Setup of run 1:
==> flow/design.v <==
module pwm #(
    parameter step = 10000
)(
    input logic clk, 
    input logic rst,
    input integer duty_cycle,  
    output logic pwm_out
);
    integer pwm_on;
    localparam integer scalar = step/100;
    int pwm_count;
    logic switch;
    always_ff @(posedge clk) begin
        if (rst) begin
            pwm_on <= 0;
            pwm_count <= 0;
            switch <= 0;
        end
        else begin
        pwm_on <= duty_cycle*scalar;
        if (duty_cycle >= 99 || duty_cycle <= 1) begin
            if (duty_cycle >= 99) begin
                switch <= 0;
            end
            if (duty_cycle <= 1) begin
                switch <= 1;
            end
        end
        else begin
            if (pwm_count > pwm_on - 1) begin
                switch <= 1;
                if (pwm_count > step - 1) begin
                    pwm_count <= 0;
                    switch <= 0;
                end
                else begin
                    pwm_count <= pwm_count + 1;
                end
            end
            else begin
                pwm_count <= pwm_count + 1;
            end
        end
        end
    end
    assign pwm_out = (switch) ? 1'b1 : 1'b0;
endmodule
module ramp #(
    parameter step = 2000000,  
    parameter [0:6] steps = 7'b0011100,  
    parameter int n_steps = $bits(steps)
)(
    input logic clk,
    input logic rst,
    output int pwm_value
);
    integer stage;  
    integer count;  
    integer pwm_count;  
    localparam integer substep = step / 100;
    function automatic integer rate(input integer i);
        integer next;
        integer current;
        begin
            if (i < n_steps - 1) next = steps[i + 1] ? 100 : 0;
            else next = steps[0] ? 100 : 0;
            current = steps[i] ? 100 : 0;
            rate = (next - current) / 100;
        end
    endfunction
    integer stage_rate;
    always_comb begin
        stage_rate = 0;
        for (int i = 0; i < n_steps; i++)
            if (stage == i) stage_rate = rate(i);
    end
    always_ff @(posedge clk) begin
        if (rst) begin
            stage <= 0;
            count <= 0;
            pwm_count <= 0;
            if (steps[0]) pwm_value <= 100;
            else pwm_value <= 0;
        end
        else begin
        pwm_count <= pwm_count + 1;
        if (pwm_count == substep - 1) begin
            pwm_value <= pwm_value + stage_rate;
            pwm_count <= 0;
        end
        count <= count + 1;  
        if (count == step) begin
            count <= 0;  
            if (stage < n_steps - 1) begin
                stage <= stage + 1;
            end 
            else begin
                stage <= 0;
                if (steps[0]) pwm_value <= 100;
                else pwm_value <= 0;
            end
        end
        end
    end
endmodule
module top(
    input logic clk,
    input logic rst,
    output logic    RGB_G,
    output logic    RGB_R,
    output logic    RGB_B
);
    logic red_out;
    integer red;
    logic green_out;
    integer green;
    logic blue_out;
    integer blue;
    ramp #(
        .steps (7'b1100011)
    )
    u1 (
        .clk (clk),
        .rst (rst),
        .pwm_value (red)
    );
    ramp #(
        .steps (7'b0111000)
    )
    u2 (
            .clk (clk),
            .rst (rst),
            .pwm_value (green)
        );
    ramp #(
        .steps (7'b0001110)
    )
    u3 (
        .clk (clk),
        .rst (rst),
        .pwm_value (blue)
    );
    pwm u4 (
        .clk (clk),
        .rst (rst),
        .duty_cycle (red),
        .pwm_out (red_out)
    );
    assign RGB_R = red_out;
    pwm u5 (
        .clk (clk),
        .rst (rst),
        .duty_cycle (green),
        .pwm_out (green_out)
    );
    assign RGB_G = green_out;
    pwm u6 (
        .clk (clk),
        .rst (rst),
        .duty_cycle (blue),
        .pwm_out (blue_out)
    );
    assign RGB_B = blue_out;
endmodule
make LEC_CHECK=0 ABC_AREA=0 CAP_MARGIN=20 CELL_PAD_IN_SITES_DETAIL_PLACEMENT=2 CELL_PAD_IN_SITES_GLOBAL_PLACEMENT=1 CORE_ASPECT_RATIO=0.9 CORE_MARGIN=2 CORE_UTILIZATION=15 CTS_CLUSTER_SIZE=97 GPL_TIMING_DRIVEN=0 SLEW_MARGIN=25 TNS_END_PERCENT=75 finish   # period 7.5 ns
run.sh (not shown) runs the stock make flow with config.mk's settings and CLKGATE_MAP_FILE=.
--- input diff run 1..run 2 ---
Settings: SLEW_MARGIN: 25 -> 5; CAP_MARGIN: 20 -> 30; MIN_ROUTING_LAYER: unset -> met2; MAX_ROUTING_LAYER: unset -> met4; CTS_CLUSTER_SIZE: 97 -> 30; CORE_UTILIZATION: 15 -> 50; SETUP_SLACK_MARGIN: unset -> 0.26.
Findings:
- Run 1 has higher area of the core than run 2.
- Share of synthesized cell area in full adder, half adder and majority cells essentially unchanged between run 2 and run 1.
- Run 2 vs run 1 — global placement routability congestion rose about 14%.
- Vertical die size: run 2 < run 1
- Synthesized cell count of run 1 is on par with run 2.
- Comparing run 2 and run 1, the higher die footprint was measured on run 1.
- Run 2 vs. run 1: post-synthesis instance area neither gained nor lost much; initial core utilization +35 points; floorplan die width saw a decrease; synthesized-area fraction occupied by xor and xnor cells ~0 delta; chip area estimate from yosys synthesis roughly the same.
- Run status, run 2: aborted in detailed placement (3_5_place_dp), error DPL-0033
Input changes introduced in run 3 (baseline for comparison: run 2):
Settings: SLEW_MARGIN: 5 -> 20; MIN_ROUTING_LAYER: met2 -> unset; SETUP_SLACK_MARGIN: 0.26 -> unset; CORE_ASPECT_RATIO: 0.9 -> unset; CTS_CLUSTER_SIZE: 30 -> unset; CELL_PAD_IN_SITES_GLOBAL_PLACEMENT: 1 -> unset; CAP_MARGIN: 30 -> 20; ABC_AREA: 0 -> unset; CORE_UTILIZATION: 50 -> 65; CELL_PAD_IN_SITES_DETAIL_PLACEMENT: 2 -> unset; GPL_TIMING_DRIVEN: 0 -> unset; MAX_ROUTING_LAYER: met4 -> unset; TNS_END_PERCENT: 75 -> unset; the clock period (ns, I/O delays scaled along): 7.5 -> 4.44.
==> results <==
- As for a clean layout from run 3 and run 2, there is none.
- Synthesized area divided by synthesized cell count came out exactly the same in run 3 and run 2.
- Diff run 2 -> run 3 | width of the die | down by more than 10%
- Area of the core, run 3 and run 2: higher on run 2
- Sort run 3 and run 2 by chip area, descending, and run 2 comes first.
The following lists how run 4 was set up differently from run 3:
Settings: an added ABC_AREA of 1; a change of CORE_UTILIZATION from 65 to 28; a change of the clock period (ns, I/O delays scaled along) from 4.44 to 10.0.
Findings:
Run 4: no failed stages, no open violations at the end
Going from run 3 to run 4, standard-cell row count saw an increase, wire length saw an increase, cell count after synthesis saw an increase, global-route met2 utilization saw a decrease, worst hold slack across all endpoints saw a decrease.
In the flow results for run 4 and run 3, the number of vias in the routed layout is smaller on run 3.
The run showing the greater final instance area is run 4.
Cell with the biggest individual delay on the critical path: clkinv_2 -> run 4, or4_4 -> run 3
> inputs changed (run 4 -> run 5)
Settings: CORE_UTILIZATION now 40, was 28; ABC_AREA no longer set, was 1; the clock period (ns, I/O delays scaled along) now 4.81, was 10.0.
Results
Cmp run 4 and run 5 / post-synthesis share of cell area spent on and, or, nand and nor gates / higher: run 4. Die span in y in run 5 vs run 4: down 23%. Diff run 4 and run 5: total cells reported by yosys after synthesis higher in run 4. or4_4 as the critical-path cell with the highest stage delay was reported by run 5, and clkinv_2 by run 4. In the reports for run 4 and run 5, the smaller power per standard cell area belongs to run 4. Compare run 4 and run 5 | area fraction in mux cells higher: run 5. In the tables for run 4 and run 5, largest voltage drop on the vdd net reads lower with run 4. Going from run 4 to run 5, synthesized cell count lower; chip footprint lower. Relative to run 4, the worst setup slack of run 5 is lower by 5.25 ns. For run 4, the capture point of the worst path was u3.pwm_count[20], unlike run 5, where it was u6.pwm_count[30]. Taking run 4 as the reference, in run 5 detailed-placement wirelength estimate lost about 36%; cell area lost 15%.
What run 6 does differently from run 5 at the input level:
Settings: setting CTS_CLUSTER_SIZE to 96 for the first time; changing CORE_UTILIZATION from 40 to 62; changing the clock period (ns, I/O delays scaled along) from 4.81 to 7.57.
--- outcome ---
- On run 6: sequential power is 36% lower than what run 5 gave.
- Summary of run 6 over run 5: number of non-filler instances in the completed layout dropped 472; die outline width dropped 19%; power after layout dropped about 40%.
- Looking at die size across run 6 and run 5, the one that comes out lower is run 6.
- [compare] base=run 5 new=run 6: final design instance area without fill now smaller; flop share of the area now larger; count of cell instances traversed by the critical path now smaller.
Power and IR drop assume default switching activity.
